Setup of build 74:
// usb_interface_v1_0
module usb_interface_v1_0 #
(
	parameter RESET_CYCLES = 100,
	parameter  C_M00_AXI_START_DATA_VALUE	= 32'h00000000,
	parameter  C_M00_AXI_TARGET_SLAVE_BASE_ADDR	= 32'h00000000,
	parameter integer C_M00_AXI_ADDR_WIDTH	= 32,
	parameter integer C_M00_AXI_DATA_WIDTH	= 32,
	parameter integer C_M00_AXI_TRANSACTIONS_NUM	= 4
) (
	input wire [(8 - 1):0] usb_data_in,
	output wire [(8 - 1):0] usb_data_out,
	output wire usb_data_oe,
	input wire [(1 + 4 + 4 + 16)-8-1:0] usb_addr,
	input wire usb_rd_n,
	input wire usb_wr_n,
	input wire usb_ce_n,
	output wire sw_reset_n,
	input wire  m00_axi_aclk,
	input wire  m00_axi_aresetn,
	output wire [C_M00_AXI_ADDR_WIDTH-1 : 0] m00_axi_awaddr,
	output wire [2 : 0] m00_axi_awprot,
	output wire  m00_axi_awvalid,
	input wire  m00_axi_awready,
	output wire [C_M00_AXI_DATA_WIDTH-1 : 0] m00_axi_wdata,
	output wire [C_M00_AXI_DATA_WIDTH/8-1 : 0] m00_axi_wstrb,
	output wire  m00_axi_wvalid,
	input wire  m00_axi_wready,
	input wire [1 : 0] m00_axi_bresp,
	input wire  m00_axi_bvalid,
	output wire  m00_axi_bready,
	output wire [C_M00_AXI_ADDR_WIDTH-1 : 0] m00_axi_araddr,
	output wire [2 : 0] m00_axi_arprot,
	output wire  m00_axi_arvalid,
	input wire  m00_axi_arready,
	input wire [C_M00_AXI_DATA_WIDTH-1 : 0] m00_axi_rdata,
	input wire [1 : 0] m00_axi_rresp,
	input wire  m00_axi_rvalid,
	output wire  m00_axi_rready
);
	wire [(32 - 1):0] w_addr_from_usb;
	wire [(32 - 1):0] w_usb_write_data;
	wire w_usb_write_valid;
	wire w_usb_write_ready;
  ...
export LEC_CHECK = 0
export ABC_AREA = 1
export CAP_MARGIN = 35
export CORE_ASPECT_RATIO = 1.35
export CORE_MARGIN = 2
export CORE_UTILIZATION = 72
export CTS_CLUSTER_DIAMETER = 36
export CTS_CLUSTER_SIZE = 10
export PLACE_DENSITY_LB_ADDON = 0.2
export SETUP_SLACK_MARGIN = 0.83
export SLEW_MARGIN = 20
create_clock -name core_clock -period 2.81 [get_ports {m00_axi_aclk}]
run.sh (not shown) runs the stock make flow with config.mk's settings and CLKGATE_MAP_FILE=.
FAIL build 74 @ 5_1_grt: tool exited with error
Relative to build 74, the following input files were edited for build 78:
==> flow/config.mk <==
export PLATFORM = sky130hd
export DESIGN_NAME = usb_interface_v1_0
export DESIGN_NICKNAME = usb_interface_v1_0
export VERILOG_FILES = /design/flow/design.v
export SDC_FILE = /design/flow/constraint.sdc
export NUM_CORES = 4
export LEC_CHECK = 0
export CAP_MARGIN = 20
export CORE_MARGIN = 2
export CORE_UTILIZATION = 40
export PLACE_DENSITY = 0.6
export SLEW_MARGIN = 20
==> flow/constraint.sdc <==
create_clock -name core_clock -period 10.0 [get_ports {m00_axi_aclk}]
set_input_delay 2.0000 -clock core_clock [delete_from_list [all_inputs] [get_ports {m00_axi_aclk}]]
set_output_delay 2.0000 -clock core_clock [all_outputs]
set_load 0.01 [all_outputs]
Findings:
Build 78 ends up with lower number of cells in the design after placement than build 74 does.
In the metrics for build 78 and build 74, the one carrying the higher synthesized cell count is build 74.
[build 78] overall die height rose about 15% relative to build 74
What build 78 reported for cell count in the Yosys report has to be multiplied by 1.5 to get the figure for build 74.
Placement row count: build 78 higher than build 74
[build 78 vs build 74] placed cell area: lower in build 78
The lower area reported by Yosys stat of build 78 and build 74 is in build 78.
Looking only at worst slack at placement, and setting everything else aside, the higher value of build 78 and build 74 goes to build 78.
The flow ran to completion for all of build 74 and build 78 but build 74, which stopped partway.
Mux cell area share after synthesis (lower): build 74
Relative to build 78, the following input files were edited for build 47:
diff --git a/flow/config.mk b/flow/config.mk
--- a/flow/config.mk
+++ b/flow/config.mk
@@ -10,3 +10,4 @@
 export CORE_UTILIZATION = 40
 export PLACE_DENSITY = 0.6
+export SETUP_SLACK_MARGIN = 1.21
 export SLEW_MARGIN = 20
==> flow/constraint.sdc <==
create_clock -name core_clock -period 5.49 [get_ports {m00_axi_aclk}]
set_input_delay 1.0980 -clock core_clock [delete_from_list [all_inputs] [get_ports {m00_axi_aclk}]]
set_output_delay 1.0980 -clock core_clock [all_outputs]
set_load 0.01 [all_outputs]
Results
- Build 47: number of clock buffers in the layout about 10% above build 78
- Sort build 47 and build 78 by area added between synthesis and finish, ascending, and build 78 comes first.
- Measured against each other, build 47 and build 78 differ in post-route worst setup slack, the higher figure coming from build 78.
- Build 78 → build 47: transition time of the tightest slew-check pin saw an increase; buffer share of cell area saw an increase; final design area excluding fillers saw an increase; number of detailed-routing iterations run before antenna repair saw little to no change.
- Run comparison: build 47 endpoint of the worst setup timing path command_control_inst.r_response_out[4]; build 78 endpoint of the worst setup timing path command_control_inst.r_addr[16]
--- input diff build 47..build 53 ---
diff --git a/flow/config.mk b/flow/config.mk
--- a/flow/config.mk
+++ b/flow/config.mk
@@ -8,6 +8,5 @@
 export CAP_MARGIN = 20
 export CORE_MARGIN = 2
-export CORE_UTILIZATION = 40
-export PLACE_DENSITY = 0.6
-export SETUP_SLACK_MARGIN = 1.21
+export CORE_UTILIZATION = 66
+export SETUP_SLACK_MARGIN = 0.84
 export SLEW_MARGIN = 20
==> flow/constraint.sdc <==
create_clock -name core_clock -period 3.39 [get_ports {m00_axi_aclk}]
set_input_delay 0.6780 -clock core_clock [delete_from_list [all_inputs] [get_ports {m00_axi_aclk}]]
set_output_delay 0.6780 -clock core_clock [all_outputs]
set_load 0.01 [all_outputs]
### Flow results
Finished, but not clean: build 53, with negative setup slack.
The more densely filled core belongs to build 53, not build 47.
Cmp build 53 vs build 47: number of cells in the design after placement lower in build 53
Via count delta for build 53 relative to build 47: 6974 higher
Compared with build 47, in build 53 setup slack down 1.44 ns, number of setup violations in the final report up 1, clock power up about 50%, total power up 65%.
Changes in build 46 relative to build 53:
diff --git a/flow/config.mk b/flow/config.mk
--- a/flow/config.mk
+++ b/flow/config.mk
@@ -9,4 +9,5 @@
 export CORE_MARGIN = 2
 export CORE_UTILIZATION = 66
-export SETUP_SLACK_MARGIN = 0.84
+export HOLD_SLACK_MARGIN = -0.09
+export SETUP_SLACK_MARGIN = -0.41
 export SLEW_MARGIN = 20
==> flow/constraint.sdc <==
create_clock -name core_clock -period 7.5 [get_ports {m00_axi_aclk}]
set_input_delay 1.5000 -clock core_clock [delete_from_list [all_inputs] [get_ports {m00_axi_aclk}]]
set_output_delay 1.5000 -clock core_clock [all_outputs]
set_load 0.01 [all_outputs]
--- outcome ---
- Count of standard-cell rows: build 53 vs build 46 identical
- The run showing the greater total buffers and inverters traversed by the critical path is build 46.
- Comparing build 46 against build 53, there is no change at all in per-instance average area after synthesis.
- Build 46: all stages complete, timing, DRC and antenna checks passed
- Going from build 53 to build 46, final weighted congestion of routability-driven global placement down 0.038, met2 capacity usage during global routing down 11 points, overall power after layout down 57%, design internal power down about 56%, post-route worst setup slack up 2.54 ns.
- Vias: build 46 fewer than build 53
- Between build 46 and build 53, the number of cells after detailed placement is higher for build 53.
- Total number of nets in the final design: build 46 lower than build 53
## Diff of input files: build 42 against build 46
diff --git a/flow/config.mk b/flow/config.mk
--- a/flow/config.mk
+++ b/flow/config.mk
@@ -9,5 +9,7 @@
 export CORE_MARGIN = 2
 export CORE_UTILIZATION = 66
+export CTS_CLUSTER_DIAMETER = 41
 export HOLD_SLACK_MARGIN = -0.09
 export SETUP_SLACK_MARGIN = -0.41
 export SLEW_MARGIN = 20
+export TNS_END_PERCENT = 5
==> flow/constraint.sdc <==
create_clock -name core_clock -period 6.76 [get_ports {m00_axi_aclk}]
set_input_delay 1.3520 -clock core_clock [delete_from_list [all_inputs] [get_ports {m00_axi_aclk}]]
set_output_delay 1.3520 -clock core_clock [all_outputs]
set_load 0.01 [all_outputs]
[summary]
Build 42 against build 46: cell count increased by 0.46% relative to the old numbers, signed area change from the synthesized netlist to the final layout picked up an extra 1.6 points, clock network area share climbed 1.3 points, post-route total power rose 0.0032 W. The lower hold slack came out of build 46. Reported for build 46 and build 42, number of failing setup endpoints in the final timing report turned out identical to the last digit. Wire length across build 46 and build 42: no real change. Taking build 46 as the reference, in build 42 summed area of non-filler cells in the final layout went up by 1.4%; number of buffer and inverter stages on the critical path went down by 1. The post-route fraction of the period consumed by the critical path of build 42 exceeds that of build 46 by 5.8 points.
No activity file was given, so power comes from the tool's default toggle rates.
